==> flow/design.v <==
module ADD_step1
  (
   input  [31:0] floating_point1_in,
   input  [31:0] floating_point2_in,
   output 	 sign_shifted,
   output [25:0] frac_shifted,
   output 	 sign_not_shifted,
   output [25:0] frac_not_shifted,
   output [7:0]  exp_max
   );
   reg  [7:0] 	 unsigned_exp_diff;
   reg 		 cmp_out;  
   wire [31:0] 	 floating_point_shift;
   wire [31:0] 	 floating_point_not_shift;
   reg  [31:0] 	 shifted_floating_point;
   int_compare cmp_exponents (
			      .exp1(floating_point1_in[30:23]), 
			      .exp2(floating_point2_in[30:23]),
			      .u_diff(unsigned_exp_diff),
			      .cmp_out(cmp_out)
			      );
   assign floating_point_shift = cmp_out ? floating_point1_in : floating_point2_in;
   assign floating_point_not_shift = cmp_out ? floating_point2_in : floating_point1_in;
   assign exp_max = cmp_out ? floating_point2_in[30:23] : floating_point1_in[30:23];
   right_shift shift_frac_with_smaller_exp (
	       .fraction({1'b1, floating_point_shift[22:0], 2'b0}),
	       .shift_amount(unsigned_exp_diff),
	       .result(frac_shifted)
	       );
   assign frac_not_shifted = {1'b1, floating_point_not_shift[22:0], 2'b0};
   assign sign_not_shifted = floating_point_not_shift[31];
   assign sign_shifted     = floating_point_shift[31];
endmodule
module ADD_step2
  (
   input  [25:0] frac1,
   input         sign1,
   input  [25:0] frac2,
   input         sign2,
   input  [7:0]  exp_max_in, 
   output        sign_out,
   output [25:0] sum,
   output        carry_out,
   output reg [7:0]  exp_max_out
   );
   reg [26:0] 	 frac1_signed;
   reg [26:0] 	 frac2_signed;
   reg [26:0] 	 sum_signed;
   always_comb begin : exp_max_assignment
      if(sum_signed == 0) exp_max_out = 8'b00000000;
      else exp_max_out = exp_max_in;
   end
   u_to_s change_to_signed1(
			    .sign(sign1),
			    .frac_unsigned(frac1),
			    .frac_signed(frac1_signed)
			    );
   u_to_s change_to_signed2(
			    .sign(sign2),
			    .frac_unsigned(frac2),
			    .frac_signed(frac2_signed)
			    );
  adder_26b add_signed_fracs(
			     .frac1(frac1_signed),
			     .frac2(frac2_signed),
			     .sum(sum_signed),
			     .ovf(carry_out)
			     );
   s_to_u change_to_unsigned(
			     .frac_signed(sum_signed),
			     .sign(sign_out),
			     .frac_unsigned(sum)
			     );
endmodule
module ADD_step3
  (
   input 	 ovf_in,
   input 	 unf_in,
   input 	 dz,  
   input 	 inv,
   input [2:0] 	 frm,
   input [7:0] 	 exponent_max_in,
   input 	 sign_in,
   input [25:0]  frac_in,
   input 	 carry_out,
   output [31:0] floating_point_out,
   output [4:0]  flags
   );
   wire        inexact;
   wire        sign;
   wire [7:0]  exponent;
   wire [22:0] frac;
   assign {sign, exponent, frac} = floating_point_out;
   reg [7:0] exp_minus_shift_amount;
   reg [25:0] shifted_frac;
   reg [7:0]  shifted_amount;
   reg [7:0]  exp_out;
   reg        ovf;
   reg        unf;
   left_shift shift_left (
			  .fraction(frac_in),
			  .result(shifted_frac),
			  .shifted_amount(shifted_amount)
			  );
   subtract SUB (
		 .exp1(exponent_max_in),
		 .shifted_amount(shifted_amount),
		 .result(exp_minus_shift_amount)
		 );
   reg [24:0] round_this;
   always_comb begin
      ovf = 0;
      unf = 0;
      if(carry_out == 1) begin
	 round_this = frac_in[25:1];
	 exp_out    = exponent_max_in + 1;
	 if((exponent_max_in == 8'b11111110) && (~unf_in)) ovf = 1;
      end
      else begin
	 round_this = shifted_frac[24:0];
	 exp_out    = exp_minus_shift_amount;
	 if(({1'b0, exponent_max_in} < shifted_amount) && (~ovf_in)) unf = 1;
      end
   end
   reg [31:0] round_out;
   logic round_flag;
   rounder ROUND (
		  .frm(frm),
		  .sign(sign_in),
		  .exp_in(exp_out),
		  .fraction(round_this),
		  .round_out(round_out),
		  .rounded(round_flag)
		  );
   assign inexact                  = ovf_in | ovf | unf_in | unf | round_flag;
   assign flags                    = {inv, dz, (ovf | ovf_in), (unf | unf_in), inexact};
   assign floating_point_out[31]   = round_out[31];
   assign floating_point_out[30:0] = inv    ? 31'b1111111101111111111111111111111 :
				     ovf_in ? 31'b1111111100000000000000000000000 :
				     ovf    ? 31'b1111111100000000000000000000000 :
				     unf_in ? 31'b0000000000000000000000000000000 :
				     unf    ? 31'b0000000000000000000000000000000 :
				     round_out[30:0];
endmodule
module MUL_step1
  (
   input  [31:0] fp1_in,
   input  [31:0] fp2_in,
   output        sign1,
   output        sign2,
   output [7:0]  exp1,
   output [7:0]  exp2,
   output [25:0] product,
   output        carry_out
   );
   assign sign1 = fp1_in[31];
   assign sign2 = fp2_in[31];
   assign exp1  = fp1_in[30:23];
   assign exp2  = fp2_in[30:23];
   mul_26b MUL (
		.frac_in1({1'b1, fp1_in[22:0], 2'b00}),
		.frac_in2({1'b1, fp2_in[22:0], 2'b00}),
		.frac_out(product),
		.overflow(carry_out)
		);
endmodule  
module MUL_step2
  (
   input        sign1,
   input        sign2,
   input  [7:0] exp1,
   input  [7:0] exp2,
   output       sign_out,
   output [7:0] sum_exp,
   output reg   ovf,
   output reg   unf,
   input        carry
   );
   adder_8b add_EXPs(
		     .carry(carry),
		     .exp1(exp1),
		     .exp2(exp2),
		     .sum(sum_exp),
		     .ovf(ovf),
		     .unf(unf)
		     );
   assign sign_out = sign1 ^ sign2;
endmodule
module int_compare(
	input      [7:0] exp1,
	input      [7:0] exp2,
	output     [7:0] u_diff,
	output reg       cmp_out
);
wire [8:0] u_exp1 = {1'b0, exp1};
wire [8:0] u_exp2 = {1'b0, exp2}; 
reg  [8:0] diff;
assign u_diff = diff[7:0];
always_comb begin 
	diff = u_exp1 - u_exp2;
	case(diff[8]) 
		1'b0: cmp_out = 1'b0;
		1'b1: begin
		      cmp_out = 1'b1; 
		      diff = -diff;
		      end
	endcase
end 
endmodule
module right_shift(
	input      [25:0] fraction,
	input      [7:0]  shift_amount,
	output reg [25:0] result
);
	always_comb begin
		case(shift_amount)
			0 : result = fraction;
			1 : result =  {1'd0, fraction[25:1]}; 
			2 : result =  {2'd0, fraction[25:2]};
			3 : result =  {3'd0, fraction[25:3]};
			4 : result =  {4'd0, fraction[25:4]};
			5 : result =  {5'd0, fraction[25:5]};
			6 : result =  {6'd0, fraction[25:6]};
			7 : result =  {7'd0, fraction[25:7]};
			8 : result =  {8'd0, fraction[25:8]};
			9 : result =  {9'd0, fraction[25:9]};
			10: result = {10'd0, fraction[25:10]}; 
			11: result = {11'd0, fraction[25:11]};
			12: result = {12'd0, fraction[25:12]};
			13: result = {13'd0, fraction[25:13]};
			14: result = {14'd0, fraction[25:14]};
			15: result = {15'd0, fraction[25:15]};
			16: result = {16'd0, fraction[25:16]};
			17: result = {17'd0, fraction[25:17]};
			18: result = {18'd0, fraction[25:18]};
			19: result = {19'd0, fraction[25:19]};
			20: result = {20'd0, fraction[25:20]};
			21: result = {21'd0, fraction[25:21]};
			22: result = {22'd0, fraction[25:22]};
			23: result = {23'd0, fraction[25:23]};
			24: result = {24'd0, fraction[25:24]};
			25: result = {25'd0, fraction[25]};
		   default: result = 26'd0;
	        endcase
	end
endmodule
module u_to_s(
	input             sign,
	input      [25:0] frac_unsigned,
	output reg [26:0] frac_signed
);
always_comb begin
	frac_signed = {1'b0, frac_unsigned};
	if(sign == 1) begin
		frac_signed = -frac_signed;
	end
end
endmodule
module s_to_u(
	input      [26:0] frac_signed,
	output reg        sign,
	output     [25:0] frac_unsigned
);
reg [26:0] rfrac_signed;
assign frac_unsigned = rfrac_signed[25:0];
always_comb begin
        sign = 0;
	rfrac_signed = frac_signed;
	if(frac_signed[26] == 1) begin
		rfrac_signed = -frac_signed;
		sign         = 1;
	end
end
endmodule
module adder_26b(
	input      [26:0] frac1,
	input      [26:0] frac2, 
	output reg [26:0] sum, 
	output reg        ovf
);
always_comb begin 
   sum = frac1 + frac2;
   ovf = 0;
   if(frac1[26] == 1 && frac2[26]== 1 && sum[26] == 0) begin
      ovf = 1;
      sum[26] = 1;
   end
   if(frac1[26] == 0 && frac2[26]== 0 && sum[26] == 1) begin
      ovf = 1;
      sum[26] = 0;
   end
end
endmodule
module mul_26b
(
 input  [25:0] frac_in1,
 input  [25:0] frac_in2,
 output [25:0] frac_out,
 output        overflow
 );
   reg 	[51:0] frac_out_52b;
   assign overflow = frac_out_52b[51];
   assign frac_out = frac_out_52b[50:25];
   always_comb begin : MULTIPLY
      frac_out_52b = frac_in1 * frac_in2;
   end
endmodule   
module adder_8b(
	input carry,
	input [7:0]  exp1,
	input [7:0]  exp2, 
	output [7:0] sum, 
	output 	     ovf,
	output 	     unf
);
   reg [7:0] 	     r_exp1;
   reg [7:0] 	     r_exp2;
   reg [7:0] 	     r_sum;
   always_comb begin
      r_exp1 = exp1 - 8'b10000000;
      r_exp2 = exp2 - 8'b10000000;
      r_sum  = r_exp1 + r_exp2;
   end
   assign sum = (exp1 + exp2) - 8'b10000000;  
   assign ovf = r_sum[7] && ~r_exp1[7] && ~r_exp2[7];
   assign unf = ((carry != 1) || (sum != 8'b11111111)) && (~r_sum[7] && r_exp1[7] && r_exp2[7]);
endmodule
module subtract
(
 input  [7:0] exp1,
 input  [7:0] shifted_amount,
 output [7:0] result
);
   reg [8:0]  u_exp1;
   reg [8:0]  u_shifted_amount;
   reg [8:0]  u_result;
always_comb   begin
   u_exp1           = {1'b0, exp1};
   u_shifted_amount = {1'b0,shifted_amount};
   u_result         = u_exp1 - u_shifted_amount;
end
   assign result = u_result[7:0];
endmodule  
module rounder(
	       input      [2:0]  frm,
	       input 		 sign,
	       input      [7:0]  exp_in,
	       input      [24:0] fraction,
	       output reg [31:0] round_out,
	       output            rounded
	       );
   reg        round_amount;
   localparam RNE = 3'b000;
   localparam RZE = 3'b001;
   localparam RDN = 3'b010;
   localparam RUP = 3'b011;
   localparam RMM = 3'b100;
   always_comb begin
      round_amount = 0;
      if(fraction[24:2] != '1) begin
	 if(frm == RNE) begin
	    if(fraction[1:0] == 2'b11)
	      round_amount = 1;
	 end
	 else if(frm == RZE) begin
	    round_amount = 0;
	 end
	 else if(frm == RDN) begin
	 if(sign == 1 && ((fraction[0] == 1) || (fraction[1] == 1)))
	    round_amount = 1;
	 end
	 else if(frm == RUP) begin
	    if(sign == 0 && ((fraction[0] == 1) || (fraction[1] == 1)))
	      round_amount = 1;
	 end
	 else if(frm == RMM) begin
	    if(fraction[1] == 1)
	      round_amount = 1;
	 end
      end  
   end  
   assign rounded   = round_amount;
   assign round_out = {sign, exp_in, fraction[24:2] + round_amount};
endmodule
module left_shift(
	input      [25:0] fraction,
	output reg [25:0] result,
	output reg [7:0] shifted_amount
);
	always_comb begin
	        result = fraction; 
	        shifted_amount = 0;
		casez(fraction) 
			26'b01????????????????????????: begin result = {fraction[24:0], 1'd0}; shifted_amount = 1;  end
			26'b001???????????????????????: begin result = {fraction[23:0], 2'd0}; shifted_amount = 2;  end
			26'b0001??????????????????????: begin result = {fraction[22:0], 3'd0}; shifted_amount = 3;  end 
			26'b00001?????????????????????: begin result = {fraction[21:0], 4'd0}; shifted_amount = 4;  end
			26'b000001????????????????????: begin result = {fraction[20:0], 5'd0}; shifted_amount = 5;  end
			26'b0000001???????????????????: begin result = {fraction[19:0], 6'd0}; shifted_amount = 6;  end
			26'b00000001??????????????????: begin result = {fraction[18:0], 7'd0}; shifted_amount = 7;  end 
			26'b000000001?????????????????: begin result = {fraction[17:0], 8'd0}; shifted_amount = 8;  end
			26'b0000000001????????????????: begin result = {fraction[16:0], 9'd0}; shifted_amount = 9;  end
			26'b00000000001???????????????: begin result = {fraction[15:0],10'd0}; shifted_amount = 10; end
			26'b000000000001??????????????: begin result = {fraction[14:0],11'd0}; shifted_amount = 11; end
			26'b0000000000001?????????????: begin result = {fraction[13:0],12'd0}; shifted_amount = 12; end
			26'b00000000000001????????????: begin result = {fraction[12:0],13'd0}; shifted_amount = 13; end
			26'b000000000000001???????????: begin result = {fraction[11:0],14'd0}; shifted_amount = 14; end
			26'b0000000000000001??????????: begin result = {fraction[10:0],15'd0}; shifted_amount = 15; end
			26'b00000000000000001?????????: begin result = {fraction[9:0], 16'd0}; shifted_amount = 16; end
			26'b000000000000000001????????: begin result = {fraction[8:0], 17'd0}; shifted_amount = 17; end
			26'b0000000000000000001???????: begin result = {fraction[7:0], 18'd0}; shifted_amount = 18; end
			26'b00000000000000000001??????: begin result = {fraction[6:0], 19'd0}; shifted_amount = 19; end
			26'b000000000000000000001?????: begin result = {fraction[5:0], 20'd0}; shifted_amount = 20; end
			26'b0000000000000000000001????: begin result = {fraction[4:0], 21'd0}; shifted_amount = 21; end
			26'b00000000000000000000001???: begin result = {fraction[3:0], 22'd0}; shifted_amount = 22; end
			26'b000000000000000000000001??: begin result = {fraction[2:0], 23'd0}; shifted_amount = 23; end
			26'b0000000000000000000000001?: begin result = {fraction[1:0], 24'd0}; shifted_amount = 24; end
			26'b00000000000000000000000001: begin result = {fraction[0],   25'd0}; shifted_amount = 25; end
		endcase
	end
endmodule
module FPU_top_level
(
 input 	       clk,
 input 	       nrst,
 input  [31:0] floating_point1,
 input  [31:0] floating_point2,
 input  [2:0]  frm,
 input  [6:0]  funct7,
 output [31:0] floating_point_out,
 output [4:0]  flags
 );
   reg [2:0]   frm2;
   reg [2:0]   frm3;
   reg [6:0]   funct7_2;
   reg [6:0]   funct7_3;
   localparam ADD = 7'b0100000;
   localparam MUL = 7'b0000010;
   reg 	       sign_shifted;
   reg [25:0]  frac_shifted;
   reg 	       sign_not_shifted;
   reg [25:0]  frac_not_shifted;
   reg [7:0]   exp_max;
   reg         mul_sign1;
   reg         mul_sign2;
   reg [7:0]   mul_exp1;
   reg [7:0]   mul_exp2;
   reg [25:0]  product;
   reg         mul_carry_out;
   reg [61:0]  step1_to_step2;
   reg [61:0]  nxt_step1_to_step2;
   reg        add_sign_out;
   reg [25:0] add_sum;
   reg 	      add_carry_out;
   reg [7:0]  add_exp_max;
   reg        mul_sign_out;
   reg [7:0]  sum_exp;
   reg        mul_ovf;
   reg        mul_unf;
   reg        inv;
   reg        inv2;
   reg        inv3;
   reg [37:0] step2_to_step3;
   reg [37:0] nxt_step2_to_step3;
        ADD_step1 addStep1(
			   .floating_point1_in(floating_point1),
			   .floating_point2_in(floating_point2),
			   .sign_shifted(sign_shifted),
			   .frac_shifted(frac_shifted),
			   .sign_not_shifted(sign_not_shifted),
			   .frac_not_shifted(frac_not_shifted),
			   .exp_max(exp_max)
			   );
        MUL_step1 mulStep1(
			   .fp1_in(floating_point1),
			   .fp2_in(floating_point2),
			   .sign1(mul_sign1),
			   .sign2(mul_sign2),
			   .exp1(mul_exp1),
			   .exp2(mul_exp2),
			   .product(product),
			   .carry_out(mul_carry_out)
			   );
   always_comb begin : check_for_invalid_op
      inv = 0;
      if(funct7 == ADD) begin
	 if((floating_point1[30:0] == 31'h7F800000) && 
	    (floating_point2[30:0] == 31'h7F800000) && 
	    (floating_point1[31] ^ floating_point2[31])) begin
	        inv = 1;
	 end
      end
      if(funct7 == MUL) begin
	 if(((floating_point1[30:0] == 31'h00000000)  &&
	     (floating_point2[30:0] == 31'h7F800000)) ||
	    ((floating_point1[30:0] == 31'h7F800000)  &&
	     (floating_point2[30:0] == 31'h00000000))) begin
	        inv = 1;
	 end
      end
   end  
   always_comb begin : select_op_step1to2
      nxt_step1_to_step2 = '0;
      case(funct7)
	ADD: begin
	   nxt_step1_to_step2[61]    = sign_shifted;
	   nxt_step1_to_step2[60:35] = frac_shifted;
	   nxt_step1_to_step2[34]    = sign_not_shifted;
	   nxt_step1_to_step2[33:8]  = frac_not_shifted;
	   nxt_step1_to_step2[7:0]   = exp_max;
	end
	MUL: begin
	   nxt_step1_to_step2[61]    = mul_sign1;
	   nxt_step1_to_step2[60]    = mul_sign2;
           nxt_step1_to_step2[59:52] = mul_exp1;
	   nxt_step1_to_step2[51:44] = mul_exp2;
	   nxt_step1_to_step2[43:18] = product;
	   nxt_step1_to_step2[17]    = mul_carry_out;
	end
      endcase  
   end  
   always_ff @ (posedge clk, negedge nrst) begin : STEP1_to_STEP2
      if(nrst == 0) begin
         frm2           <= 0;
	 step1_to_step2 <= 0;
         funct7_2       <= 0;
	 inv2           <= 0;
      end
      else begin
         frm2           <= frm;
	 step1_to_step2 <= nxt_step1_to_step2;
	 funct7_2       <= funct7;
	 inv2           <= inv;
      end
   end 
	 ADD_step2 add_step2 (
			      .frac1(step1_to_step2[60:35]),     
			      .sign1(step1_to_step2[61]),        
			      .frac2(step1_to_step2[33:8]),      
			      .sign2(step1_to_step2[34]),        
			      .exp_max_in(step1_to_step2[7:0]),  
			      .sign_out(add_sign_out),
			      .sum(add_sum),
			      .carry_out(add_carry_out),
			      .exp_max_out(add_exp_max)
			      );
         MUL_step2 mul_step2 (
			      .sign1(step1_to_step2[61]),    
			      .sign2(step1_to_step2[60]),    
			      .exp1(step1_to_step2[59:52]),  
			      .exp2(step1_to_step2[51:44]),  
			      .sign_out(mul_sign_out),
			      .sum_exp(sum_exp),
			      .ovf(mul_ovf),
			      .unf(mul_unf),
			      .carry(step1_to_step2[17])
			      );
   always_comb begin : select_op_step2to3
      nxt_step2_to_step3 = '0;
      case(funct7_2)
	ADD: begin
	   nxt_step2_to_step3[37:36]= 2'b00;
	   nxt_step2_to_step3[35]   = add_sign_out;
	   nxt_step2_to_step3[34:9] = add_sum;
	   nxt_step2_to_step3[8]    = add_carry_out;
	   nxt_step2_to_step3[7:0]  = add_exp_max;
	end
	MUL: begin
	   nxt_step2_to_step3[37]   = mul_ovf;
       	   nxt_step2_to_step3[36]   = mul_unf;	      
	   nxt_step2_to_step3[35]   = mul_sign_out;
	   nxt_step2_to_step3[34:9] = step1_to_step2[43:18];  
	   nxt_step2_to_step3[8]    = step1_to_step2[17];     
	   nxt_step2_to_step3[7:0]  = sum_exp;
	end
      endcase  
   end  
   always_ff @ (posedge clk, negedge nrst) begin : STEP2_to_STEP3
      if(nrst == 0) begin
	 funct7_3       <= 0;
         step2_to_step3 <= 0;
	 frm3           <= 0;
	 inv3           <= 0;
      end
      else begin
	 funct7_3       <= funct7_2;
	 step2_to_step3 <= nxt_step2_to_step3;
	 frm3           <= frm2;
	 inv3           <= inv2;
      end 
   end  
   reg o;
   always_comb begin
      if((step2_to_step3[7:0] == 8'b11111111) && (step2_to_step3[36] == 1'b0) && (step2_to_step3[8] == 0)) o = 1;
      else o = step2_to_step3[37]; 
   end
   ADD_step3 step3 (
		    .ovf_in(o),
		    .unf_in(step2_to_step3[36]),
		    .dz(1'b0),
		    .inv(inv3),
		    .frm(frm3),
		    .exponent_max_in(step2_to_step3[7:0]),
		    .sign_in(step2_to_step3[35]),
		    .frac_in(step2_to_step3[34:9]),
		    .carry_out(step2_to_step3[8]),
		    .floating_point_out(floating_point_out),
		    .flags(flags)
		    );
 endmodule
==> flow/run.sh <==
#!/bin/bash
# the make line also repeats each setting of config.mk as NAME=value (left out here)
make -C /OpenROAD-flow-scripts/flow DESIGN_CONFIG=/design/flow/config.mk WORK_HOME=/design/flow/orfs CLKGATE_MAP_FILE= finish
==> flow/config.mk <==
export PLATFORM = sky130hd
export DESIGN_NAME = FPU_top_level
export DESIGN_NICKNAME = FPU_top_level
export VERILOG_FILES = /design/flow/design.v
export SDC_FILE = /design/flow/constraint.sdc
export NUM_CORES = 4
export LEC_CHECK = 0
export CAP_MARGIN = 20
export CORE_ASPECT_RATIO = 1.57
export CORE_MARGIN = 3
export CORE_UTILIZATION = 28
export CTS_CLUSTER_DIAMETER = 191
export GPL_ROUTABILITY_DRIVEN = 1
export GPL_TIMING_DRIVEN = 1
export HOLD_SLACK_MARGIN = 0.27
export SETUP_SLACK_MARGIN = 0.53
export SLEW_MARGIN = 20
export TNS_END_PERCENT = 60
==> flow/constraint.sdc <==
create_clock -name core_clock -period 7.35 [get_ports {clk}]
set_input_delay 1.4700 -clock core_clock [delete_from_list [all_inputs] [get_ports {clk}]]
set_output_delay 1.4700 -clock core_clock [all_outputs]
set_load 0.01 [all_outputs]
==> results of run 1 <==
through the flow:
stage          setup TNS (ps)  area, um^2
6_report                -9217       43620
5_1_grt                -14760       43620
4_1_cts                 -6173       42830
3_5_place_dp           -33590       39910
3_3_place_gp           -29690       39910
2_1_floorplan          -992.8       34260
what timing repair did:
item,CTS,global route
gates resized,457,122
endpoints found under the setup margin,60,60
cloned,20,0
pin swaps,150,102
setup buffers,107,34
cell type report:
class                           instances  area (um^2)  share of cell area
Multi-Input combinational cell       3152        28540              0.6543
Timing Repair Buffer                  744         7194              0.1649
Sequential cell                       113         2839             0.06508
Inverter                              642         2435             0.05582
Tap cell                             1600         2002             0.04589
Clock buffer                           20        446.7             0.01024
Clock inverter                         11        162.7            0.003729
per-layer routing:
metal	track usage	share of wire
met1	0.2440	0.34
met3	0.03733	0.067
met5	0	0.00016
met2	0.4001	0.49
met4	0.1826	0.10
==> out/qor.yml, run 1 <==
status: "failed layout checks"
so_faults: "setup timing"
r2r_start: "step1_to_step2[44]$_DFF_PN0_"
cts_buffer_depth: 2
dp_cells: 6090
top_area_frac: 0.2907
grt-ovfl-total: 0
worst-path-stages: 30
period_minus_slack_ps: 7992
min_path_type: "reg -> reg"
cpMostUsedCell: "fa_1"
synth.cells.most_frequent: "inv_1 (637), nand2_1 (518), fa_1 (489)"
layout.cells.non_filler: 6282
design.die.area_um2: 124600
drv_slew: 0
ys_sh_adder: 0.3754
ys_warn_count: 14
numCtsBuffers: 17
worstPathMaxFanout: 5
syn_area_um2: 33670
grt_pass1_vias: 35536
fmax_mhz: 125.1
avgSynthCellArea_um2: 7.979
yosys_area_um2: 33670
top_cell: "inv_1"
grt_antenna_before_repair: 4
top_area_cell: "fa_1"
crit_start: "floating_point2[1]"
die_w_um: 282.8
cp_num_buf_inv: 11
path_class: "in -> reg"
synth.area.mux_share: 0.01256
clkTransAtPathRegs_ps: 50
core_util_floorplan: 0.2834
xor_share: 0.04162
utilization: 0.3672
io_pins: 113
track_usage: 0.2294
die_y_um: 440.5
clock_sinks: 113
rrSetupSlack_ps: 1350
ys_ff: 113
hp-start: "frm2[0]$_DFF_PN0_"
holdPathStages: 0
aoi_share: 0.1728
cp-start-kind: "input pin"
area_growth_pct: 29.55
synthArstFlopShare: 1.000
ff_type: "dfrtp_1"
slowest_stage: "fa_1"
r2r-end: "step2_to_step3[4]$_DFF_PN0_"
core_area_um2: 118800
r2r_cells: 22
firstDrtPassIters: 8
htreeDepth: 4
insertion_delay_ps: 440
fin_ws_ps: -642.1
setup_viol: 23
fin_crit_sh: 1.087
cpPeakStageDelay_ps: 570
synthSimpleGateAreaFrac: 0.2050
max_slew.worst_pin.slew_ps: 1008
rsz0062_at_grt: "true"
warning_count: 36
hold_buffers: 0
max_cap_violations: 0
vias_per_cell: 5.405
crit_path_end: "step1_to_step2[34]$_DFF_PN0_"
portBuffers: 111
crit_required_ps: 7650
row_count: 158
fp_nets: 5013
num_vias: 33952
syn_inst: 4220
finalClockSkew_ps: 12.31
wl_per_cell_um: 22.79
edf_count: 0
crit_arrival_ps: 8290
whs_ps: 345.8
ys_cells: 4220
pre_cts_ws_ps: -2013
hold_violations: 0
worst_slew_margin_rel: 0.3250
yosys.cell_types.count: 96
route.detailed.drc: 0
synthTopLogicFamily: "adder cells"
cts_root_buf: "clkbuf_16"
drt_iter0_drc: 2909
setup.worst_path.end_class: "flop"
ant_nets: 0
gp_congestion: 1.009
path_delay_family: "adder cells"
drt-total-wl_um: 143100
cts_tree: "yes"
diodes: 0
grt_start_max_net_pins: 67
fin_nets: 5463
synth_seq_share: 0.08398
fillers: 12229
holdPathEnd: "frm3[0]$_DFF_PN0_"
grt_pass1_wl_um: 217100
hpwl_um: 107700
area_leaders: "fa_1 (29%), ha_1 (8.5%), dfrtp_1 (8.4%)"
==> run 2: changes to the inputs <==
Settings changed: CORE_ASPECT_RATIO 1.57 to not set, CORE_MARGIN 3 to 2, CORE_UTILIZATION 28 to 66, CTS_CLUSTER_DIAMETER 191 to 362, CTS_CLUSTER_SIZE set to 78, GPL_ROUTABILITY_DRIVEN 1 to not set, GPL_TIMING_DRIVEN 1 to not set, HOLD_SLACK_MARGIN 0.27 to 0.3, SETUP_SLACK_MARGIN 0.53 to -0.53, TNS_END_PERCENT 60 to 5.
Clock period 7.35 ns to 8.95 ns, I/O delays scaled along.
==> run 2 against run 1 <==
Against the previous run: still fails the layout checks on setup timing; register-to-register slack gained 670 ps; routed wire length shrank 16%; synthesized area is the same; critical endpoint is now step1_to_step2[38]$_DFF_PN0_; utilization grew 39 points; first-iteration DRC count grew 62%; worst setup slack gained 460 ps; highest routed layer is now met4; synthesized cell count is the same; clock skew shrank 1.7 ps; cell area shrank 13%.
==> out/qor.yml, run 2 <==
status: "failed layout checks"  # unchanged
so_faults: "setup timing"  # unchanged
top_area_cell: "fa_1"  # unchanged
ys_warn_count: 14  # unchanged
ys_sh_adder: 0.3754  # unchanged
synthTopLogicFamily: "adder cells"  # unchanged
portBuffers: 111  # unchanged
core_util_floorplan: 0.6698  # was 0.2834
area_growth_pct: 12.75  # was 29.55%
r2r_start: "step1_to_step2[43]$_DFF_PN0_"  # was step1_to_step2[44]$_DFF_PN0_
max_slew.worst_pin.slew_ps: 1073  # was 1008 ps
ys_cells: 4220  # unchanged
syn_inst: 4220  # unchanged
clkTransAtPathRegs_ps: 60  # was 50 ps
crit_start: "floating_point2[2]"  # was floating_point2[1]
yosys.cell_types.count: 96  # unchanged
r2r-end: "step2_to_step3[5]$_DFF_PN0_"  # was step2_to_step3[4]$_DFF_PN0_
holdPathStages: 0  # unchanged
edf_count: 0  # unchanged
fin_ws_ps: -186.7  # was -642.1 ps
ff_type: "dfrtp_1"  # unchanged
crit_required_ps: 9240  # was 7650 ps
crit_path_end: "step1_to_step2[38]$_DFF_PN0_"  # was step1_to_step2[34]$_DFF_PN0_
gp_congestion: 1.058  # was 1.009
row_count: 82  # was 158
wl_per_cell_um: 23.87  # was 22.79 um
slowest_stage: "clkdlybuf4s50_1"  # was fa_1
vias_per_cell: 6.606  # was 5.405
holdPathEnd: "frm3[1]$_DFF_PN0_"  # was frm3[0]$_DFF_PN0_
path_delay_family: "adder cells"  # unchanged
grt-ovfl-total: 0  # unchanged
utilization: 0.7552  # was 0.3672
period_minus_slack_ps: 9137
path_class: "in -> reg"  # unchanged
synth.area.mux_share: 0.01256  # unchanged
ant_nets: 0  # unchanged
rrSetupSlack_ps: 2020  # was 1350 ps
yosys_area_um2: 33670  # unchanged
cp-start-kind: "input pin"  # unchanged
grt_antenna_before_repair: 0  # was 4
worstPathMaxFanout: 12  # was 5
clock_sinks: 113  # unchanged
warning_count: 35  # was 36
setup.worst_path.end_class: "flop"  # unchanged
grt_pass1_wl_um: 188900  # was 217100 um
cpPeakStageDelay_ps: 510  # was 570 ps
finalClockSkew_ps: 10.63  # was 12.31 ps
drv_slew: 0  # unchanged
grt_start_max_net_pins: 66  # was 67
cts_buffer_depth: 2  # unchanged
placed_area_um2: 37380  # was 39910 um^2
core_area_um2: 50270  # was 118800 um^2
num_vias: 33421  # was 33952
htreeDepth: 4  # unchanged
die_y_um: 229.9  # was 440.5 um
setup_viol: 5  # was 23
worst_slew_margin_rel: 0.2750  # was 0.3250
xor_share: 0.04162  # unchanged
route.detailed.drc: 0  # unchanged
hp-start: "frm2[1]$_DFF_PN0_"  # was frm2[0]$_DFF_PN0_
drt_iter0_drc: 4722  # was 2909
numCtsBuffers: 17  # unchanged
fin_nets: 5167  # was 5463
firstDrtPassIters: 12  # was 8
drt-total-wl_um: 120800  # was 143100 um
design.die.area_um2: 52840  # was 124600 um^2
hold_violations: 0  # unchanged
cts_tree: "yes"  # unchanged
area_leaders: "fa_1 (29%), ha_1 (8.5%), dfrtp_1 (8.4%)"  # unchanged
cp_num_buf_inv: 12  # was 11
post_cts_buffers: 0  # was 107
hold_buffers: 0  # unchanged
final_area_um2: 37960  # was 43620 um^2
aoi_share: 0.1728  # unchanged
io_pins: 113  # unchanged
die_w_um: 229.9  # was 282.8 um
fp_nets: 5013  # unchanged
layout.cells.non_filler: 5059  # was 6282
cts_root_buf: "clkbuf_16"  # unchanged
min_path_type: "reg -> reg"  # unchanged
fin_crit_sh: 1.021  # was 1.087
diodes: 0  # unchanged
fmax_mhz: 109.4
synthSimpleGateAreaFrac: 0.2050  # unchanged
track_usage: 0.4585  # was 0.2294
hpwl_um: 93640  # was 107700 um
synth_seq_share: 0.08398  # unchanged
r2r_cells: 20  # was 22
dp_cells: 5027  # was 6090
syn_area_um2: 33670  # unchanged
grt_pass1_vias: 33524  # was 35536
top_cell: "inv_1"  # unchanged
ys_ff: 113  # unchanged
insertion_delay_ps: 430  # was 440 ps
top_area_frac: 0.2907  # unchanged
avgSynthCellArea_um2: 7.979  # unchanged
worst-path-stages: 31  # was 30
synth.cells.most_frequent: "inv_1 (637), nand2_1 (518), fa_1 (489)"  # unchanged
crit_arrival_ps: 9420  # was 8290 ps
max_cap_violations: 0  # unchanged
ctsResizeCount: 0  # was 457
synthArstFlopShare: 1.000  # unchanged
cpMostUsedCell: "fa_1"  # unchanged
[run 2: per-stage QoR]
step,hold WS (ps),TNS [ps],setup WS [ps]
6_report,354.6,-284.0,-186.7
5_1_grt,358.4,-3988,-479.2
4_1_cts,356.0,-60.10,-60.10
3_5_place_dp,349.8,-4189,-476.7
3_3_place_gp,337.8,-2673,-307.7
2_1_floorplan,331.2,0,285.0
[run 2: final cells by class]
type,count,area [um^2]
fillers,3750,12310
multi-input cells,3152,27220
inverters,642,2410
well taps,672,840.8
flip-flops and latches,113,2829
clock inverters,13,135.1
repair buffers,448,4076
clock buffers,19,452.9
[run 2: layer usage]
metal / part of all wire / routed length (um) / GRT usage / vias up
met5: 0 / 0 / 0 / -
met4: 0.067 / 8139 / 0.2304 / 0
met3: 0.13 / 15350 / 0.1281 / 665
met2: 0.44 / 53240 / 0.7154 / 2445
met1: 0.36 / 44050 / 0.5866 / 15939
li1: - / - / - / 14372
==> run 3: changes to the inputs <==
Settings changed: CORE_ASPECT_RATIO set to 0.5, CORE_MARGIN 2 to 5, CORE_UTILIZATION 66 to 56, CTS_CLUSTER_DIAMETER 362 to 335, CTS_CLUSTER_SIZE 78 to 100, HOLD_SLACK_MARGIN 0.3 to not set, SETUP_SLACK_MARGIN -0.53 to not set, TNS_END_PERCENT 5 to not set.
Clock period 8.95 ns to 10.0 ns, I/O delays scaled along.
==> run 3 against run 2 <==
Against the previous run: the run now finishes clean; cell area shrank 3.5%; sequential share of layout area grew 0.27 points; synthesized cell count is the same; hold slack worse by 6.4 ps; clock skew is 4.7 ps higher; sequential cell count is the same; cell count shrank 0.59%.
==> out/qor.yml, run 3 <==
die_w_um: 356.8  # was 229.9 um
holdPathEnd: "frm3[1]$_DFF_PN0_"  # unchanged
grt-ovfl-total: 0  # unchanged
num_vias: 32362  # was 33421
min_path_type: "reg -> reg"  # unchanged
ys_cells: 4220  # unchanged
post_cts_buffers: 0  # unchanged
edf_count: 0  # unchanged
ff_type: "dfrtp_1"  # unchanged
cpMostUsedCell: "fa_1"  # unchanged
r2r_start: "step1_to_step2[44]$_DFF_PN0_"  # was step1_to_step2[43]$_DFF_PN0_
core_util_floorplan: 0.5673  # was 0.6698
worst-path-stages: 27  # was 31
path_delay_family: "adder cells"  # unchanged
setup_viol: 0  # was 5
ys_warn_count: 14  # unchanged
grt_antenna_before_repair: 6  # was 0
holdPathStages: 0  # unchanged
whs_ps: 348.2  # was 354.6 ps
top_area_frac: 0.2907  # unchanged
drt-total-wl_um: 124900  # was 120800 um
ys_sh_adder: 0.3754  # unchanged
xor_share: 0.04162  # unchanged
r2r-end: "step2_to_step3[5]$_DFF_PN0_"  # unchanged
synth.area.mux_share: 0.01256  # unchanged
track_usage: 0.3810  # was 0.4585
period_minus_slack_ps: 9545
cts_tree: "yes"  # unchanged
fin_crit_sh: 0.9545  # was 1.021
design.die.area_um2: 65430  # was 52840 um^2
wl_per_cell_um: 24.83  # was 23.87 um
crit_start: "floating_point2[3]"  # was floating_point2[2]
synthArstFlopShare: 1.000  # unchanged
grt_start_max_net_pins: 77  # was 66
core_area_um2: 59360  # was 50270 um^2
area_growth_pct: 8.743  # was 12.75%
synthSimpleGateAreaFrac: 0.2050  # unchanged
io_pins: 113  # unchanged
worst_slew_margin_rel: 0.1760  # was 0.2750
grt_pass1_wl_um: 193100  # was 188900 um
aoi_share: 0.1728  # unchanged
fmax_mhz: 104.8
rrSetupSlack_ps: 3380  # was 2020 ps
cp-start-kind: "input pin"  # unchanged
hp-start: "frm2[1]$_DFF_PN0_"  # unchanged
crit_required_ps: 10290  # was 9240 ps
r2r_cells: 20  # unchanged
syn_area_um2: 33670  # unchanged
ctsResizeCount: 0  # unchanged
yosys_area_um2: 33670  # unchanged
syn_inst: 4220  # unchanged
htreeDepth: 4  # unchanged
warning_count: 35  # unchanged
die_y_um: 183.4  # was 229.9 um
cts_root_buf: "clkbuf_16"  # unchanged
fin_setup_tns_ps: 0  # was -284.0 ps
insertion_delay_ps: 430  # about the same
rsz0062_at_grt: "false"
numCtsBuffers: 17  # unchanged
worstPathMaxFanout: 7  # was 12
gp_congestion: 1.019  # was 1.058
slowest_stage: "clkdlybuf4s50_1"  # unchanged
firstDrtPassIters: 7  # was 12
avgSynthCellArea_um2: 7.979  # unchanged
grt_pass1_vias: 32676  # was 33524
setup.worst_path.end_class: "flop"  # unchanged
cts_buffer_depth: 2  # unchanged
cpPeakStageDelay_ps: 740  # was 510 ps
clkTransAtPathRegs_ps: 60  # about the same
hold_violations: 0  # unchanged
fin_nets: 4995  # was 5167
utilization: 0.6169  # was 0.7552
crit_arrival_ps: 9830  # was 9420 ps
route.detailed.drc: 0  # unchanged
top_area_cell: "fa_1"  # unchanged
yosys.cell_types.count: 96  # unchanged
ys_ff: 113  # unchanged
max_cap_violations: 0  # unchanged
synthTopLogicFamily: "adder cells"  # unchanged
path_class: "in -> reg"  # unchanged
area_leaders: "fa_1 (29%), ha_1 (8.5%), dfrtp_1 (8.4%)"  # unchanged
portBuffers: 111  # unchanged
row_count: 63  # was 82
synth_seq_share: 0.08398  # unchanged
status: "complete, no violations"  # was failed layout checks
hpwl_um: 94750  # was 93640 um
vias_per_cell: 6.435  # was 6.606
max_slew.worst_pin.slew_ps: 1229  # was 1073 ps
finalClockSkew_ps: 15.31  # was 10.63 ps
crit_path_end: "step1_to_step2[35]$_DFF_PN0_"  # was step1_to_step2[38]$_DFF_PN0_
top_cell: "inv_1"  # unchanged
cp_num_buf_inv: 8  # was 12
fp_nets: 5013  # unchanged
ant_nets: 0  # unchanged
fillers: 5285  # was 3750
hold_buffers: 0  # unchanged
synth.cells.most_frequent: "inv_1 (637), nand2_1 (518), fa_1 (489)"  # unchanged
clock_sinks: 113  # unchanged
drt_iter0_drc: 3870  # was 4722
drv_slew: 0  # unchanged
-- run 3: routing by layer --
layer / vias to the layer above / GRT usage / share of wire
met5: - / 0 / 0.00033
met4: 6 / 0.1992 / 0.066
met3: 536 / 0.07692 / 0.11
met2: 2083 / 0.6123 / 0.45
met1: 15709 / 0.4921 / 0.38
li1: 14028 / - / -
-- run 3: layout make-up --
cell class | instances | area (um^2) | area share
diodes | 2 | 5.005 | 0.0001367
clock buffers | 19 | 442.9 | 0.01210
clock inverters | 13 | 147.6 | 0.004032
inverters | 642 | 2410 | 0.06581
multi-input cells | 3152 | 27260 | 0.7444
flip-flops and latches | 113 | 2829 | 0.07726
well taps | 812 | 1016 | 0.02775
repair buffers | 276 | 2507 | 0.06848
-- run 3: through the flow --
step / area (um^2) / worst slack [ps] / cells
global placement: 35990 / 313.2 / 4993
CTS: 36600 / 542.5 / 5026
global route: 36610 / 87.34 / 5027
detailed placement: 36000 / 133.8 / 4994
finish: 36620 / 455.1 / 5029
floorplan: 33670 / 1125 / 4220
==> run 4: changes to the inputs <==
Settings changed: CAP_MARGIN 20 to 15, CORE_ASPECT_RATIO 0.5 to 1.59, CORE_MARGIN 5 to 2, CORE_UTILIZATION 56 to 68, CTS_CLUSTER_DIAMETER 335 to 102, CTS_CLUSTER_SIZE 100 to 43, HOLD_SLACK_MARGIN set to -0.08, MAX_ROUTING_LAYER set to met4, PLACE_DENSITY set to 0.67, SETUP_SLACK_MARGIN set to 1.45, TNS_END_PERCENT set to 60.
Clock period 10.0 ns to 9.37 ns, I/O delays scaled along.
==> run 4 against run 3 <==
Against the previous run: the flow now stops in 5_1_grt; die size fell by 22%; synthesized cell count unchanged; synthesized area stayed put.
==> out/qor.yml, run 4 <==
status: "aborted with a tool error"  # was complete, no violations
haltStage: "5_1_grt"
error: "[ERROR GRT-0116] Global routing finished with congestion. Check the congestion regions in the DRC Viewer."
core_util_floorplan: 0.6907  # was 0.5673
hold_buffers: 0  # unchanged
core_area_um2: 48750  # was 59360 um^2
fp_nets: 5013  # unchanged
cts_root_buf: "clkbuf_16"  # unchanged
area_leaders: "fa_1 (29%), ha_1 (8.5%), dfrtp_1 (8.4%)"  # unchanged
htreeDepth: 4  # unchanged
ys_ff: 113  # unchanged
yosys.cell_types.count: 96  # unchanged
xor_share: 0.04162  # unchanged
avgSynthCellArea_um2: 7.979  # unchanged
design.die.area_um2: 51360  # was 65430 um^2
ys_cells: 4220  # unchanged
synth.cells.most_frequent: "inv_1 (637), nand2_1 (518), fa_1 (489)"  # unchanged
portBuffers: 111  # unchanged
aoi_share: 0.1728  # unchanged
synth_seq_share: 0.08398  # unchanged
track_usage: 0.7571
ys_warn_count: 14  # unchanged
top_area_cell: "fa_1"  # unchanged
numCtsBuffers: 17  # unchanged
cts_buffer_depth: 2  # unchanged
yosys_area_um2: 33670  # unchanged
io_pins: 113  # unchanged
clock_sinks: 113  # unchanged
syn_area_um2: 33670  # unchanged
top_area_frac: 0.2907  # unchanged
gp_congestion: 1.084  # was 1.019
top_cell: "inv_1"  # unchanged
ys_sh_adder: 0.3754  # unchanged
edf_count: 0  # unchanged
ff_type: "dfrtp_1"  # unchanged
synth.area.mux_share: 0.01256  # unchanged
grt-ovfl-total: 30
synthSimpleGateAreaFrac: 0.2050  # unchanged
synthTopLogicFamily: "adder cells"  # unchanged
row_count: 102  # was 63
synthArstFlopShare: 1.000  # unchanged
hpwl_um: 95060  # was 94750 um
die_y_um: 284.6  # was 183.4 um
die_w_um: 180.5  # was 356.8 um
syn_inst: 4220  # unchanged
-- run 4: what timing repair did --
action | in CTS
buffers inserted | 102
setup endpoints to repair | 49
gates cloned | 40
pin swaps | 66
resized | 414
-- run 4: metal layers --
metal / GRT usage / GRT overflow
met5: - / -
met4: 0.7933 / 15
met3: 0.5598 / 0
met2: 0.9309 / 14
met1: 0.7180 / 1
-- run 4: through the flow --
stage | instance area (um^2) | util | std cells | worst slack (ps)
floorplan | 34120 | - | 4220 | 1368
global placement | 36160 | 0.7417 | 4820 | 272.0
detailed placement | 36160 | 0.7418 | 4820 | 242.9
CTS | 39250 | 0.8052 | 4994 | 1343
==> run 5: changes to the inputs <==
Settings changed: CAP_MARGIN 15 to 20, CORE_ASPECT_RATIO 1.59 to not set, CORE_UTILIZATION 68 to 40, CTS_CLUSTER_DIAMETER 102 to not set, CTS_CLUSTER_SIZE 43 to not set, HOLD_SLACK_MARGIN -0.08 to not set, MAX_ROUTING_LAYER met4 to not set, PLACE_DENSITY 0.67 to not set, SETUP_SLACK_MARGIN 1.45 to 0.97, TNS_END_PERCENT 60 to not set.
Clock period 9.37 ns to 9.33 ns, I/O delays scaled along.
==> run 5 against run 4 <==
Against the previous run: now clean on timing, DRC and antenna; die size is 68% higher; synthesized area is the same; synthesized cell count unchanged.
==> out/qor.yml, run 5 <==
route.detailed.drc: 0
layout.cells.non_filler: 5551
synth_seq_share: 0.08398  # unchanged
drv_slew: 0
synthSimpleGateAreaFrac: 0.2050  # unchanged
fin_nets: 5249
die_y_um: 294.1  # was 284.6 um
grt-ovfl-total: 0
drt-total-wl_um: 132300
clkTransAtPathRegs_ps: 60
drt_iter0_drc: 4063
cts_root_buf: "clkbuf_16"  # unchanged
ff_type: "dfrtp_1"  # unchanged
numCtsBuffers: 17  # unchanged
gp_congestion: 0.9879  # was 1.084
crit_arrival_ps: 8880
dp_cells: 5373  # was 4820
synthTopLogicFamily: "adder cells"  # unchanged
fin_crit_sh: 0.9188
holdPathEnd: "frm3[0]$_DFF_PN0_"
row_count: 106  # was 102
period_minus_slack_ps: 8572
track_usage: 0.3050
core_area_um2: 83560  # was 48750 um^2
holdPathStages: 0
ant_nets: 0
firstDrtPassIters: 8
syn_inst: 4220  # unchanged
hold_violations: 0
portBuffers: 111  # unchanged
hold_buffers: 0  # unchanged
rrSetupSlack_ps: 2700
path_class: "in -> reg"
fp_nets: 5013  # unchanged
ys_sh_adder: 0.3754  # unchanged
worst-path-stages: 31
area_leaders: "fa_1 (29%), ha_1 (8.5%), dfrtp_1 (8.4%)"  # unchanged
crit_path_end: "step1_to_step2[42]$_DFF_PN0_"
hpwl_um: 94350  # was 95060 um
synth.cells.most_frequent: "inv_1 (637), nand2_1 (518), fa_1 (489)"  # unchanged
max_cap_violations: 0
r2r-end: "step2_to_step3[5]$_DFF_PN0_"
avgSynthCellArea_um2: 7.979  # unchanged
fmax_mhz: 116.7
fin_ws_ps: 757.7
status: "complete, no violations"  # was aborted with a tool error
cts_buffer_depth: 2  # unchanged
edf_count: 0  # unchanged
top_area_frac: 0.2907  # unchanged
r2r_cells: 20
grt_antenna_before_repair: 2
worst_slew_margin_rel: 0.1870
cpPeakStageDelay_ps: 530
grt_start_max_net_pins: 61
io_pins: 113  # unchanged
slowest_stage: "fa_1"
wl_per_cell_um: 23.84
synth.area.mux_share: 0.01256  # unchanged
cts_tree: "yes"
area_growth_pct: 20.50
ys_cells: 4220  # unchanged
finalClockSkew_ps: 13.01
crit_required_ps: 9640
crit_start: "floating_point1[16]"
insertion_delay_ps: 440
core_util_floorplan: 0.4030  # was 0.6907
synthArstFlopShare: 1.000  # unchanged
ys_warn_count: 14  # unchanged
hp-start: "frm2[0]$_DFF_PN0_"
fin_setup_tns_ps: 0
xor_share: 0.04162  # unchanged
grt_pass1_wl_um: 202700
syn_area_um2: 33670  # unchanged
top_area_cell: "fa_1"  # unchanged
path_delay_family: "adder cells"
vias_per_cell: 5.984
pre_cts_ws_ps: -577.6  # was 242.9 ps
htreeDepth: 4  # unchanged
worstPathMaxFanout: 15
top_cell: "inv_1"  # unchanged
aoi_share: 0.1728  # unchanged
setup_viol: 0
yosys.cell_types.count: 96  # unchanged
cpMostUsedCell: "fa_1"
design.die.area_um2: 86520  # was 51360 um^2
num_vias: 33217
cp-start-kind: "input pin"
rsz0062_at_grt: "true"
ys_ff: 113  # unchanged
grt_pass1_vias: 33197
r2r_start: "step1_to_step2[43]$_DFF_PN0_"
setup.worst_path.end_class: "flop"
cp_num_buf_inv: 11
die_w_um: 294.1  # was 180.5 um
warning_count: 36
max_slew.worst_pin.slew_ps: 1186
yosys_area_um2: 33670  # unchanged
min_path_type: "reg -> reg"
clock_sinks: 113  # unchanged
## run 5: routing by layer
layer / up-vias / global-route usage / part of all wire
li1: 14557 / - / -
met1: 16186 / 0.4032 / 0.40
met2: 2009 / 0.4840 / 0.45
met3: 463 / 0.05393 / 0.097
met4: 2 / 0.1450 / 0.057
met5: - / 0 / 0.000098
## run 5: per-stage QoR
stage                     cell area, um^2  hold WS [ps]    util
after floorplan                     33700         331.2       -
after global placement              37380         332.4  0.4474
after detailed placement            37390         337.8  0.4475
after CTS                           40160         353.2  0.4807
after global routing                40570         357.9  0.4856
final                               40580         349.3  0.4856
## run 5: area by class of cell
cell class	count	area (um^2)
Multi-Input combinational cell	3152	27900
Fill cell	7917	42980
Antenna cell	2	5.005
Inverter	642	2422
Clock buffer	19	442.9
Sequential cell	113	2833
Tap cell	1080	1351
Clock inverter	13	128.9
Timing Repair Buffer	530	5490
## run 5: what timing repair did
action / 4_1_cts / 5_1_grt
setup endpoints to repair: 24 / 32
gates cloned: 25 / 0
setup buffers: 105 / 14
hold endpoints to repair: 0 / 0
pin swaps: 127 / 58
resized: 355 / 92
==> run 6: changes to the inputs <==
Settings changed: CORE_UTILIZATION 40 to 72, CTS_CLUSTER_DIAMETER set to 381, CTS_CLUSTER_SIZE set to 15, PLACE_DENSITY_LB_ADDON set to 0.05, SETUP_SLACK_MARGIN 0.97 to not set, SLEW_MARGIN 20 to 40, TNS_END_PERCENT set to 5.
Clock period 9.33 ns to 5.55 ns, I/O delays scaled along.
==> run 6 against run 5 <==
Against the previous run: the flow now stops in 5_1_grt; synthesized area is the same; die size shrank 44%; synthesized cell count is the same.
==> out/qor.yml, run 6 <==
synthArstFlopShare: 1.000  # unchanged
core_area_um2: 46360  # was 83560 um^2
htreeDepth: 4  # unchanged
synth.cells.most_frequent: "inv_1 (637), nand2_1 (518), fa_1 (489)"  # unchanged
hold_buffers: 0  # unchanged
top_area_cell: "fa_1"  # unchanged
syn_area_um2: 33670  # unchanged
edf_count: 0  # unchanged
xor_share: 0.04162  # unchanged
pre_cts_ws_ps: -3146  # was -577.6 ps
avgSynthCellArea_um2: 7.979  # unchanged
placed_area_um2: 40110  # was 37390 um^2
cts_root_buf: "clkbuf_16"  # unchanged
cts_buffer_depth: 2  # unchanged
ys_ff: 113  # unchanged
clock_sinks: 113  # unchanged
row_count: 79  # was 106
top_cell: "inv_1"  # unchanged
numCtsBuffers: 17  # unchanged
ys_cells: 4220  # unchanged
track_usage: 0.7981
design.die.area_um2: 48510  # was 86520 um^2
ys_sh_adder: 0.3754  # unchanged
haltStage: "5_1_grt"
area_leaders: "fa_1 (29%), ha_1 (8.5%), dfrtp_1 (8.4%)"  # unchanged
die_w_um: 220.3  # was 294.1 um
yosys_area_um2: 33670  # unchanged
synth_seq_share: 0.08398  # unchanged
synth.area.mux_share: 0.01256  # unchanged
portBuffers: 111  # unchanged
hpwl_um: 107600  # was 94350 um
yosys.cell_types.count: 96  # unchanged
ff_type: "dfrtp_1"  # unchanged
io_pins: 113  # unchanged
synthTopLogicFamily: "adder cells"  # unchanged
error: "[ERROR GRT-0116] Global routing finished with congestion. Check the congestion regions in the DRC Viewer."
fp_nets: 5013  # unchanged
status: "aborted with a tool error"  # was complete, no violations
top_area_frac: 0.2907  # unchanged
die_y_um: 220.3  # was 294.1 um
core_util_floorplan: 0.7264  # was 0.4030
aoi_share: 0.1728  # unchanged
ys_warn_count: 14  # unchanged
gp_congestion: 1.089  # was 0.9879
dp_cells: 5294  # was 5373
grt-ovfl-total: 148
synthSimpleGateAreaFrac: 0.2050  # unchanged
syn_inst: 4220  # unchanged
[run 6: repair_timing]
| item | CTS |
|---|---|
| cloned | 14 |
| pin swaps | 63 |
| gates resized | 219 |
| setup endpoints to repair | 60 |
| setup buffers | 46 |
[run 6: layer usage]
layer,GRT overflow,track usage
met5,0,0.3848
met1,5,0.8046
met3,5,0.6723
met4,64,0.7761
met2,74,0.9394
[run 6: metrics by stage]
| step | hold WS [ps] | setup TNS [ps] | util |
|---|---|---|---|
| global placement | 333.8 | -76870 | 0.8649 |
| CTS | 353.7 | -67560 | 0.9048 |
| detailed placement | 340.4 | -87050 | 0.8653 |
| floorplan | 331.2 | -36590 | - |
==> run 7: changes to the inputs <==
Settings changed: ABC_AREA set to 1, CAP_MARGIN 20 to 5, CORE_ASPECT_RATIO set to 0.91, CTS_CLUSTER_DIAMETER 381 to 372, CTS_CLUSTER_SIZE 15 to 99, HOLD_SLACK_MARGIN set to -0.08, PLACE_DENSITY_LB_ADDON 0.05 to not set, SETUP_SLACK_MARGIN set to -0.61, SLEW_MARGIN 40 to 20, TNS_END_PERCENT 5 to 10.
Clock period 5.55 ns to 6.21 ns, I/O delays scaled along.
==> run 7 against run 6 <==
Against the previous run: the flow again stops in 5_1_grt; synthesized cell count grew 30%; die size grew 5.6%; synthesized area grew 5.7%.
==> out/qor.yml, run 7 <==
grt-ovfl-total: 1804
die_y_um: 216.1  # was 220.3 um
portBuffers: 111  # unchanged
pre_cts_ws_ps: -1899  # was -3146 ps
ys_warn_count: 14  # unchanged
fp_nets: 6271  # was 5013
io_pins: 113  # unchanged
cts_root_buf: "clkbuf_16"  # unchanged
cts_buffer_depth: 2  # unchanged
area_leaders: "fa_1 (27%), nand2_1 (14%), inv_1 (12%)"  # was fa_1 (29%), ha_1 (8.5%), dfrtp_1 (8.4%)
htreeDepth: 4  # unchanged
top_area_frac: 0.2750  # was 0.2907
ys_sh_adder: 0.3551  # was 0.3754
syn_area_um2: 35600  # was 33670 um^2
clock_sinks: 113  # unchanged
hold_buffers: 0  # unchanged
avgSynthCellArea_um2: 6.499  # was 7.979 um^2
aoi_share: 0.1014  # was 0.1728
synthArstFlopShare: 1.000  # unchanged
yosys.cell_types.count: 63  # was 96
gp_congestion: 1.167  # was 1.089
dp_cells: 6414  # was 5294
ys_ff: 113  # unchanged
top_area_cell: "fa_1"  # unchanged
die_w_um: 237.1  # was 220.3 um
status: "aborted with a tool error"  # unchanged
ys_cells: 5478  # was 4220
syn_inst: 5478  # was 4220
synth.area.mux_share: 0.0002811  # was 0.01256
numCtsBuffers: 17  # unchanged
edf_count: 0  # unchanged
design.die.area_um2: 51240  # was 48510 um^2
track_usage: 0.8700
core_area_um2: 48750  # was 46360 um^2
core_util_floorplan: 0.7303  # was 0.7264
synth_seq_share: 0.07942  # was 0.08398
synthTopLogicFamily: "adder cells"  # unchanged
yosys_area_um2: 35600  # was 33670 um^2
haltStage: "5_1_grt"  # unchanged
synthSimpleGateAreaFrac: 0.2867  # was 0.2050
error: "[ERROR GRT-0116] Global routing finished with congestion. Check the congestion regions in the DRC Viewer."  # unchanged
top_cell: "nand2_1"  # was inv_1
hpwl_um: 111300  # was 107600 um
synth.cells.most_frequent: "nand2_1 (1312), inv_1 (1183), nor2_1 (624)"  # was inv_1 (637), nand2_1 (518), fa_1 (489)
ff_type: "dfrtp_1"  # unchanged
row_count: 77  # was 79
xor_share: 0.01894  # was 0.04162
## run 7: stage by stage
step / area, um^2 / hold WS (ps) / setup TNS [ps]
floorplan: 36340 / 331.2 / -13260
global placement: 40650 / 332.6 / -37300
detailed placement: 40650 / 342.6 / -44620
CTS: 43080 / 356.0 / -22200
## run 7: what timing repair did
action                                 4_1_cts
setup endpoints to repair                   27
setup buffers                              118
pin swaps                                  153
gates resized                              474
cloned                                      20
endpoints found under the hold margin        0
## run 7: layer usage
metal,overflow,GRT usage
met1,96,0.8435
met2,1124,1.046
met3,91,0.7137
met4,473,0.8830
met5,20,0.5729
==> run 8: changes to the inputs <==
Settings changed: CAP_MARGIN 5 to 10, CELL_PAD_IN_SITES_DETAIL_PLACEMENT set to 0, CORE_ASPECT_RATIO 0.91 to not set, CORE_MARGIN 2 to 3, CORE_UTILIZATION 72 to 61, CTS_CLUSTER_DIAMETER 372 to 107, CTS_CLUSTER_SIZE 99 to 37, GPL_TIMING_DRIVEN set to 0, HOLD_SLACK_MARGIN -0.08 to not set, PLACE_DENSITY_LB_ADDON set to 0.06, SETUP_SLACK_MARGIN -0.61 to not set, TNS_END_PERCENT 10 to 15.
Clock period 6.21 ns to 13.9 ns, I/O delays scaled along.
==> run 8 against run 7 <==
Against the previous run: the run now finishes clean; die size is 20% higher; synthesized area stayed put; synthesized cell count stayed put.
==> out/qor.yml, run 8 <==
synthArstFlopShare: 1.000  # unchanged
yosys_area_um2: 35600  # unchanged
crit_arrival_ps: 11440
crit_path_end: "step1_to_step2[42]$_DFF_PN0_"
rrSetupSlack_ps: 7580
design.die.area_um2: 61300  # was 51240 um^2
setup_viol: 0
min_path_type: "reg -> reg"
cpPeakStageDelay_ps: 740
max_slew.worst_pin.slew_ps: 1165
fin_crit_sh: 0.8023
aoi_share: 0.1014  # unchanged
ys_ff: 113  # unchanged
ctsResizeCount: 0  # was 474
cp_num_buf_inv: 11
worstPathMaxFanout: 10
numCtsBuffers: 17  # unchanged
rsz0062_at_grt: "false"
clock_sinks: 113  # unchanged
fmax_mhz: 89.67
r2r_cells: 25
whs_ps: 347.6
post_cts_buffers: 0  # was 118
grt-ovfl-total: 0
crit_required_ps: 14180
track_usage: 0.4590
path_class: "in -> reg"
fillers: 5050
xor_share: 0.01894  # unchanged
grt_start_max_net_pins: 63
core_area_um2: 57040  # was 48750 um^2
worst_slew_margin_rel: 0.2159
drt-total-wl_um: 140700
clkTransAtPathRegs_ps: 50
avgSynthCellArea_um2: 6.499  # unchanged
route.detailed.drc: 0
utilization: 0.6690
status: "complete, no violations"  # was aborted with a tool error
crit_start: "floating_point1[16]"
synthSimpleGateAreaFrac: 0.2867  # unchanged
ys_sh_adder: 0.3551  # unchanged
cts_buffer_depth: 2  # unchanged
grt_pass1_wl_um: 213800
r2r_start: "step1_to_step2[35]$_DFF_PN0_"
r2r-end: "step2_to_step3[25]$_DFF_PN0_"
ys_warn_count: 14  # unchanged
ys_cells: 5478  # unchanged
synth.area.mux_share: 0.0002811  # unchanged
htreeDepth: 4  # unchanged
area_leaders: "fa_1 (27%), nand2_1 (14%), inv_1 (12%)"  # unchanged
setup.worst_path.end_class: "flop"
hp-start: "frm2[0]$_DFF_PN0_"
synthTopLogicFamily: "adder cells"  # unchanged
ff_type: "dfrtp_1"  # unchanged
top_area_frac: 0.2750  # unchanged
hold_buffers: 0  # unchanged
grt_pass1_vias: 37475
wl_per_cell_um: 22.09
row_count: 87  # was 77
synth.cells.most_frequent: "nand2_1 (1312), inv_1 (1183), nor2_1 (624)"  # unchanged
top_cell: "nand2_1"  # unchanged
io_pins: 113  # unchanged
hold_violations: 0
syn_inst: 5478  # unchanged
fin_setup_tns_ps: 0
max_cap_violations: 0
area_growth_pct: 7.176
hpwl_um: 112800  # was 111300 um
drv_slew: 0
firstDrtPassIters: 10
cts_root_buf: "clkbuf_16"  # unchanged
warning_count: 33
cts_tree: "yes"
finalClockSkew_ps: 6.754
grt_antenna_before_repair: 3
path_delay_family: "adder cells"
cpMostUsedCell: "inv_1"
core_util_floorplan: 0.6242  # was 0.7303
period_minus_slack_ps: 11150
ant_nets: 0
synth_seq_share: 0.07942  # unchanged
vias_per_cell: 6.065
edf_count: 0  # unchanged
gp_congestion: 1.048  # was 1.167
fin_nets: 6392
drt_iter0_drc: 5128
num_vias: 38637
yosys.cell_types.count: 63  # unchanged
slowest_stage: "clkbuf_1"
worst-path-stages: 30
top_area_cell: "fa_1"  # unchanged
cp-start-kind: "input pin"
fp_nets: 6271  # unchanged
die_w_um: 247.6  # was 237.1 um
holdPathStages: 0
insertion_delay_ps: 430
syn_area_um2: 35600  # unchanged
portBuffers: 100  # was 111
die_y_um: 247.6  # was 216.1 um
holdPathEnd: "frm3[0]$_DFF_PN0_"
run 8: routing by layer:
layer,part of all wire,up-vias,track usage
li1,-,16982,-
met1,0.36,17962,0.5829
met5,0,-,0
met3,0.14,719,0.1385
met4,0.071,0,0.2594
met2,0.43,2974,0.6999
run 8: area by class of cell:
| type | count | area, um^2 | area share |
|---|---|---|---|
| multi-input combinational | 3896 | 27150 | 0.7116 |
| inverter | 1207 | 4531 | 0.1187 |
| sequential | 113 | 2828 | 0.07411 |
| buffer | 262 | 1097 | 0.02876 |
| timing repair buffer | 102 | 1035 | 0.02712 |
| tap | 756 | 945.9 | 0.02479 |
| clock buffer | 19 | 442.9 | 0.01161 |
| clock inverter | 12 | 117.6 | 0.003082 |
| antenna | 3 | 7.507 | 0.0001967 |
run 8: per-stage QoR:
step | setup slack [ps] | area [um^2] | std cells
detailed placement | 2662 | 37590 | 6336
global placement | 2810 | 37550 | 6334
global route | 2446 | 38150 | 6367
floorplan | 4995 | 35600 | 5478
CTS | 3090 | 38150 | 6367
finish | 2748 | 38160 | 6370
